==> inputs of 10-07 <==
Design top_module_d11, start of the top module:
module top_module_d11(
    i_clk,
    i_reset,
    i_start,
    i_load,
    i_enc_dec,
    i_pt1,
    i_pt2,
    i_key1,
    i_key2,
    i_r,
    o_ct1,
    o_ct2,
    o_done
);
export LEC_CHECK = 0
export CAP_MARGIN = 20
export CELL_PAD_IN_SITES_DETAIL_PLACEMENT = 0
export CELL_PAD_IN_SITES_GLOBAL_PLACEMENT = 2
export CORE_ASPECT_RATIO = 1.73
export CORE_MARGIN = 8
export CORE_UTILIZATION = 30
export CTS_CLUSTER_SIZE = 36
export GPL_ROUTABILITY_DRIVEN = 0
export HOLD_SLACK_MARGIN = 0.04
export MAX_ROUTING_LAYER = met5
export PLACE_DENSITY_LB_ADDON = 0.06
export SLEW_MARGIN = 5
export TNS_END_PERCENT = 65
create_clock -name core_clock -period 6.0 [get_ports {i_clk}]
run.sh (not shown) runs the stock make flow with config.mk's settings and CLKGATE_MAP_FILE=.
==> 07-01: changes against 10-07 <==
- CELL_PAD_IN_SITES_DETAIL_PLACEMENT: 0 -> unset
- CELL_PAD_IN_SITES_GLOBAL_PLACEMENT: 2 -> unset
- CORE_ASPECT_RATIO: 1.73 -> unset
- CORE_MARGIN: 8 -> 2
- CORE_UTILIZATION: 30 -> 66
- CTS_CLUSTER_SIZE: 36 -> unset
- GPL_ROUTABILITY_DRIVEN: 0 -> unset
- HOLD_SLACK_MARGIN: 0.04 -> unset
- MAX_ROUTING_LAYER: met5 -> met4
- PLACE_DENSITY_LB_ADDON: 0.06 -> unset
- SLEW_MARGIN: 5 -> 20
- TNS_END_PERCENT: 65 -> unset
==> flow/constraint.sdc (replaced) <==
create_clock -name core_clock -period 4.52 [get_ports {i_clk}]
set_input_delay 0.9040 -clock core_clock [delete_from_list [all_inputs] [get_ports {i_clk}]]
set_output_delay 0.9040 -clock core_clock [all_outputs]
set_load 0.01 [all_outputs]
==> highlights.md <==
• **met2 track demand over resource in global routing** 76.8%
• **x dimension of the die** 299 µm
• **final count of negative-setup-slack endpoints** 31
• **Fail Reasons** setup timing
• **largest fanout on the critical path** 7
• **Initial Util** 66.5%
• **status** complete, but fails checks
• **post-route worst setup slack** -0.155 ns
[end of results for 07-01]
==> highlights.md <==
• **met2 track demand over resource in global routing** 45.0%
• **post-route worst setup slack** 0.230 ns
• **final count of negative-setup-slack endpoints** 0
• **status** complete, no violations
• **largest fanout on the critical path** 12
• **flop share of the area** 30.9%
• **vias in the first global route** 46300
• **x dimension of the die** 349 µm
[end of results for 10-07]

---

==> willow <==
Starting RTL as in the previous note.
export LEC_CHECK = 0
export ABC_AREA = 0
export CAP_MARGIN = 20
export CORE_MARGIN = 2
export CORE_UTILIZATION = 21
export CTS_CLUSTER_SIZE = 44
export PLACE_DENSITY_LB_ADDON = 0.11
export SETUP_SLACK_MARGIN = 0.1
export SLEW_MARGIN = 20
create_clock -name core_clock -period 7.7 [get_ports {i_clk}]
==> nickel: changes against willow <==
==> flow/config.mk (replaced) <==
export PLATFORM = sky130hd
export DESIGN_NAME = top_module_d11
export DESIGN_NICKNAME = top_module_d11
export VERILOG_FILES = /design/flow/design.v
export SDC_FILE = /design/flow/constraint.sdc
export NUM_CORES = 4
export LEC_CHECK = 0
export CAP_MARGIN = 20
export CORE_MARGIN = 2
export CORE_UTILIZATION = 70
export CTS_CLUSTER_SIZE = 37
export SETUP_SLACK_MARGIN = 0.86
export SLEW_MARGIN = 20
==> flow/constraint.sdc (replaced) <==
create_clock -name core_clock -period 3.22 [get_ports {i_clk}]
set_input_delay 0.6440 -clock core_clock [delete_from_list [all_inputs] [get_ports {i_clk}]]
set_output_delay 0.6440 -clock core_clock [all_outputs]
set_load 0.01 [all_outputs]
==> out/qor.csv <==
metric,value,unit
initial_core_util,70.4,%
dp.cells,8143,
flop_cell,dfxtp_1,
die_w,291,um
status,did not finish,
io_buffers,709,
dieHeight,291,um
stop_error,"[ERROR DPL-0038] Utilization greater than 100%, impossible to legalize",
yosysMostFrequentCell,xnor2_1,
core,0.0818,mm2
lastStage,4_1_cts,
gp_congestion,1.11,
dpl_cell_area,0.0725,mm2
-- figures above: nickel

==> out/qor.csv <==
metric,value,unit
initial_core_util,21.1,%
dieHeight,528,um
dpl_cell_area,0.0688,mm2
yosysMostFrequentCell,xnor2_1,
status,"complete, no violations",
die_w,528,um
io_buffers,709,
-- figures above: willow


---

==> inputs of v2 <==
Starting RTL as in the previous note.
Settings: LEC_CHECK=0, ABC_AREA=1, CAP_MARGIN=20, CORE_MARGIN=2, CORE_UTILIZATION=69, CTS_CLUSTER_DIAMETER=366, CTS_CLUSTER_SIZE=99, PLACE_DENSITY=0.36, SETUP_SLACK_MARGIN=0.85, SLEW_MARGIN=20, TNS_END_PERCENT=5; clock period 3.57 ns.
==> inputs of v32, as changes to v2 <==
==> flow/config.mk (replaced) <==
export PLATFORM = sky130hd
export DESIGN_NAME = top_module_d11
export DESIGN_NICKNAME = top_module_d11
export VERILOG_FILES = /design/flow/design.v
export SDC_FILE = /design/flow/constraint.sdc
export NUM_CORES = 4
export LEC_CHECK = 0
export CAP_MARGIN = 20
export CORE_MARGIN = 2
export CORE_UTILIZATION = 70
export CTS_CLUSTER_SIZE = 37
export SLEW_MARGIN = 20
==> flow/constraint.sdc (replaced) <==
create_clock -name core_clock -period 4.75 [get_ports {i_clk}]
set_input_delay 0.9500 -clock core_clock [delete_from_list [all_inputs] [get_ports {i_clk}]]
set_output_delay 0.9500 -clock core_clock [all_outputs]
set_load 0.01 [all_outputs]
==> inputs of v23, as changes to v2 <==
==> flow/config.mk (replaced) <==
export PLATFORM = sky130hd
export DESIGN_NAME = top_module_d11
export DESIGN_NICKNAME = top_module_d11
export VERILOG_FILES = /design/flow/design.v
export SDC_FILE = /design/flow/constraint.sdc
export NUM_CORES = 4
export LEC_CHECK = 0
export CAP_MARGIN = 20
export CORE_MARGIN = 2
export CORE_UTILIZATION = 40
export SETUP_SLACK_MARGIN = 0.1
export SLEW_MARGIN = 20
==> flow/constraint.sdc (replaced) <==
create_clock -name core_clock -period 5.57 [get_ports {i_clk}]
set_input_delay 1.1140 -clock core_clock [delete_from_list [all_inputs] [get_ports {i_clk}]]
set_output_delay 1.1140 -clock core_clock [all_outputs]
set_load 0.01 [all_outputs]
==> inputs of v7, as changes to v2 <==
--- a/flow/config.mk
+++ b/flow/config.mk
@@ -9,9 +9,5 @@
 export CAP_MARGIN = 20
 export CORE_MARGIN = 2
-export CORE_UTILIZATION = 69
-export CTS_CLUSTER_DIAMETER = 366
-export CTS_CLUSTER_SIZE = 99
-export PLACE_DENSITY = 0.36
-export SETUP_SLACK_MARGIN = 0.85
+export CORE_UTILIZATION = 58
+export SETUP_SLACK_MARGIN = 0.34
 export SLEW_MARGIN = 20
-export TNS_END_PERCENT = 5
==> flow/constraint.sdc (replaced) <==
create_clock -name core_clock -period 3.2 [get_ports {i_clk}]
set_input_delay 0.6400 -clock core_clock [delete_from_list [all_inputs] [get_ports {i_clk}]]
set_output_delay 0.6400 -clock core_clock [all_outputs]
set_load 0.01 [all_outputs]
==> Changelog: implementation <==
## Flow update

* GR Layer Usage met1 at 62.7%
* Most common cell in the netlist: xnor2_1
* Setup Buffers After CTS at 7
* # setup viols final at 16
* SO Viols: negative setup slack
* HPWL after DPL at 174 mm
* Mux cell area share at 9.32%
* Worst Slack Setup Final at -0.135 ns
* Run status: finished with violations
the above is filed under v32

==> Changelog: implementation <==
### Implementation results

* Post-synth regs at 907
* Mux cell area share at 3.76%
* Most common cell in the netlist: nand2_1
* Err: [ERROR GRT-0232] Routing congestion too high. Check the congestion heatmap in the GUI.
* Root Buffer: clkbuf_16
* Stopped at: global routing
* GR Layer Usage met1 at 70.3%
* Die span in y at 326 µm
* Run status: aborted with a tool error
* GPL Wtd Cong at 1.10
* Tot GR Track Use at 70.2%
* Post-Synth XOR/XNOR Area at 21.0%
* Dominant cell type by area after synthesis: edfxtp_1
* HPWL after DPL at 218 mm
* Flip-flops with a built-in enable at 384
the above is filed under v7

==> Changelog: implementation <==
## Flow update

* # DRC at 0
* Run status: timing/DRC/antenna clean
* Clk_skew at 0.0302 ns
* Depth of the worst register-to-register path at 14
* Die width at 384 µm
* Clk buf depth at 3
* Largest type area fraction at 20.0%
* Mapped Area at 57600 µm²
* Top area cell types: xnor2_1 (20%), edfxtp_1 (20%), dfxtp_1 (18%)
* GR Layer Usage met1 at 42.9%
* Worst Slack Setup Final at 0.137 ns
* Setup Buffers After CTS at 0
* Crit path max fanout at 6
* Most common cell in the netlist: xnor2_1
* # setup viols final at 0
* Mux cell area share at 9.32%
the above is filed under v23

==> Changelog: implementation <==
### Implementation results

* Run status: aborted with a tool error
* Stopped at: global routing
* Err: [ERROR GRT-0232] Routing congestion too high. Check the congestion heatmap in the GUI.
* H-tree Lvls at 1
* Commonest cells post-synth: nand2_1 (2256), xor2_1 (921), inv_1 (645)
* Syn Area/Cell at 7.72 µm²
* GR Layer Usage met1 at 76.8%
* Clock Sinks at 907
* Port bufs at 709
* Ys async rst share at 1.21%
* Most common cell in the netlist: nand2_1
* Mux cell area share at 3.76%
* Setup Buffers After CTS at 64
the above is filed under v2

